wip/nickel:
// DT
module DT(
        input                   clk,
        input                   reset,
        output                  done,
        output                  sti_rd,
        output  [9:0]           sti_addr,
        input   [15:0]          sti_di,
        output                  res_wr,
        output                  res_rd,
        output  reg [13:0]      res_addr,
        output  reg [7:0]       res_do,
        input   [7:0]           res_di
        );
==> flow/config.mk <==
export PLATFORM = sky130hd
export DESIGN_NAME = DT
export DESIGN_NICKNAME = DT
export VERILOG_FILES = /design/flow/design.v
export SDC_FILE = /design/flow/constraint.sdc
export NUM_CORES = 4
export LEC_CHECK = 0
export CAP_MARGIN = 20
export CORE_ASPECT_RATIO = 0.5
export CORE_MARGIN = 2
export CORE_UTILIZATION = 72
export CTS_CLUSTER_DIAMETER = 396
export CTS_CLUSTER_SIZE = 72
export PLACE_DENSITY = 0.38
export SETUP_SLACK_MARGIN = 1.15
export SLEW_MARGIN = 20
==> flow/constraint.sdc <==
create_clock -name core_clock -period 3.85 [get_ports {clk}]
set_input_delay 0.7700 -clock core_clock [delete_from_list [all_inputs] [get_ports {clk}]]
set_output_delay 0.7700 -clock core_clock [all_outputs]
set_load 0.01 [all_outputs]
run.sh (not shown) runs the stock make flow with config.mk's settings and CLKGATE_MAP_FILE=.
Seen in the log of wip/nickel: DPL-0038 during 4_1_cts, after which the run never completed.
diff inputs: wip/nickel => wip/fjord
# wip/nickel
export LEC_CHECK = 0
export CAP_MARGIN = 20
export CORE_ASPECT_RATIO = 0.5
export CORE_MARGIN = 2
export CORE_UTILIZATION = 72
export CTS_CLUSTER_DIAMETER = 396
export CTS_CLUSTER_SIZE = 72
export PLACE_DENSITY = 0.38
export SETUP_SLACK_MARGIN = 1.15
export SLEW_MARGIN = 20
create_clock -name core_clock -period 3.85 [get_ports {clk}]
# wip/fjord
export LEC_CHECK = 0
export CAP_MARGIN = 20
export CORE_MARGIN = 2
export CORE_UTILIZATION = 40
export SLEW_MARGIN = 20
create_clock -name core_clock -period 6.32 [get_ports {clk}]
[summary]
- Relative to wip/nickel, the height of the die measured on wip/fjord has increased by more than half.
- When the final numbers for wip/fjord and wip/nickel were put side by side, the setup slack after placement turned out to be smaller in wip/nickel.
- Post-synthesis share of cell area spent on and-or and or-and gates came out exactly the same in wip/fjord and wip/nickel.
- Going from wip/nickel to wip/fjord, final estimated routing congestion in global placement went down by 6.6%, count of state elements after synthesis held, number of core rows +28, starting density of the core decreased 33 points.
- Comparing wip/fjord and wip/nickel, instance area after placement is lower on wip/fjord.
- Diff wip/nickel -> wip/fjord | detailed placement HPWL | down by more than 10%
- wip/fjord and wip/nickel: no clean run
- Status wip/fjord: flow complete, layout not clean - negative setup slack
Modified inputs, wip/cedar compared to wip/fjord
# wip/fjord
export LEC_CHECK = 0
export CAP_MARGIN = 20
export CORE_MARGIN = 2
export CORE_UTILIZATION = 40
export SLEW_MARGIN = 20
create_clock -name core_clock -period 6.32 [get_ports {clk}]
# wip/cedar
export LEC_CHECK = 0
export ABC_AREA = 1
export CAP_MARGIN = 20
export CORE_MARGIN = 2
export CORE_UTILIZATION = 72
export CTS_CLUSTER_SIZE = 24
export PLACE_DENSITY = 0.37
export SLEW_MARGIN = 20
create_clock -name core_clock -period 6.72 [get_ports {clk}]
[summary]
What wip/fjord reported for switching component of the power has to be multiplied by 0.911 to get the figure for wip/cedar.
The lower final worst hold slack came out of wip/fjord.
Cell-internal power in wip/cedar vs wip/fjord: down about 18%
Complete run, failing final checks: wip/cedar, reason negative setup slack.
Diff wip/cedar and wip/fjord: power per standard cell area higher in wip/fjord
NOTE: share of total power consumed by net switching in wip/cedar exceeds that of wip/fjord
Via count, wip/cedar and wip/fjord, lower one = wip/fjord.
Measured against wip/fjord, the total of fill cells in the finished design of wip/cedar comes out at 0.34 times the reference value.
Of wip/cedar and wip/fjord, the run reporting the lower max-slew headroom at the worst pin was wip/fjord.
Power consumption (lower): wip/cedar
On wip/cedar: part of the power in registers is 4.4 points higher than what wip/fjord gave.
What wip/fjord reported for overall die height has to be multiplied by 0.77 to get the figure for wip/cedar.
#### Input delta (wip/delta over wip/cedar)
# wip/cedar
export LEC_CHECK = 0
export ABC_AREA = 1
export CAP_MARGIN = 20
export CORE_MARGIN = 2
export CORE_UTILIZATION = 72
export CTS_CLUSTER_SIZE = 24
export PLACE_DENSITY = 0.37
export SLEW_MARGIN = 20
create_clock -name core_clock -period 6.72 [get_ports {clk}]
# wip/delta
export LEC_CHECK = 0
export CAP_MARGIN = 20
export CORE_MARGIN = 2
export CORE_UTILIZATION = 40
export SLEW_MARGIN = 20
create_clock -name core_clock -period 9.0 [get_ports {clk}]
Findings:
Every run in wip/cedar and wip/delta closed cleanly, with the single exception of wip/cedar. wip/cedar finished all stages; layout check result: FAIL, due to negative setup slack. wip/delta vs wip/cedar, power group with the largest share: clock vs sequential cells. From wip/cedar to wip/delta the numbers moved as follows: share of final layout cell area taken by non-clock buffers went down, count of buffers added by post-CTS timing repair for setup went down. Summary: with wip/cedar as the reference, wire length in wip/delta moved down by more than a quarter.
## Diff of input files: wip/maple against wip/delta
# wip/delta
export LEC_CHECK = 0
export CAP_MARGIN = 20
export CORE_MARGIN = 2
export CORE_UTILIZATION = 40
export SLEW_MARGIN = 20
create_clock -name core_clock -period 9.0 [get_ports {clk}]
# wip/maple
export LEC_CHECK = 0
export ABC_AREA = 1
export CAP_MARGIN = 20
export CORE_ASPECT_RATIO = 0.5
export CORE_MARGIN = 2
export CORE_UTILIZATION = 56
export CTS_CLUSTER_DIAMETER = 288
export CTS_CLUSTER_SIZE = 98
export GPL_ROUTABILITY_DRIVEN = 1
export PLACE_DENSITY = 0.35
export SLEW_MARGIN = 20
export TNS_END_PERCENT = 20
create_clock -name core_clock -period 9.0 [get_ports {clk}]
==> results <==
- Diff wip/delta -> wip/maple: part of the total power dissipated in the clock network now sits higher; sequential share of layout area now sits lower.
- Looking at placed wire-length estimate after detailed placement, wip/maple sits 3200 µm higher than wip/delta does.
- Diff wip/delta -> wip/maple: number of logic stages on the critical path including buffering grew by 7; die extent in x grew by 23%; count of instantiated cells in the yosys netlist now sits higher; amount of wire on met2 after detailed routing saw an increase.
- Comparing wip/maple and wip/delta, area figure in the yosys stat output is higher on wip/maple.
- NOTE: final area in wip/maple exceeds that of wip/delta
- wip/maple improves on wip/delta in overall power after layout.
Power is estimated from default activity; no workload was simulated.
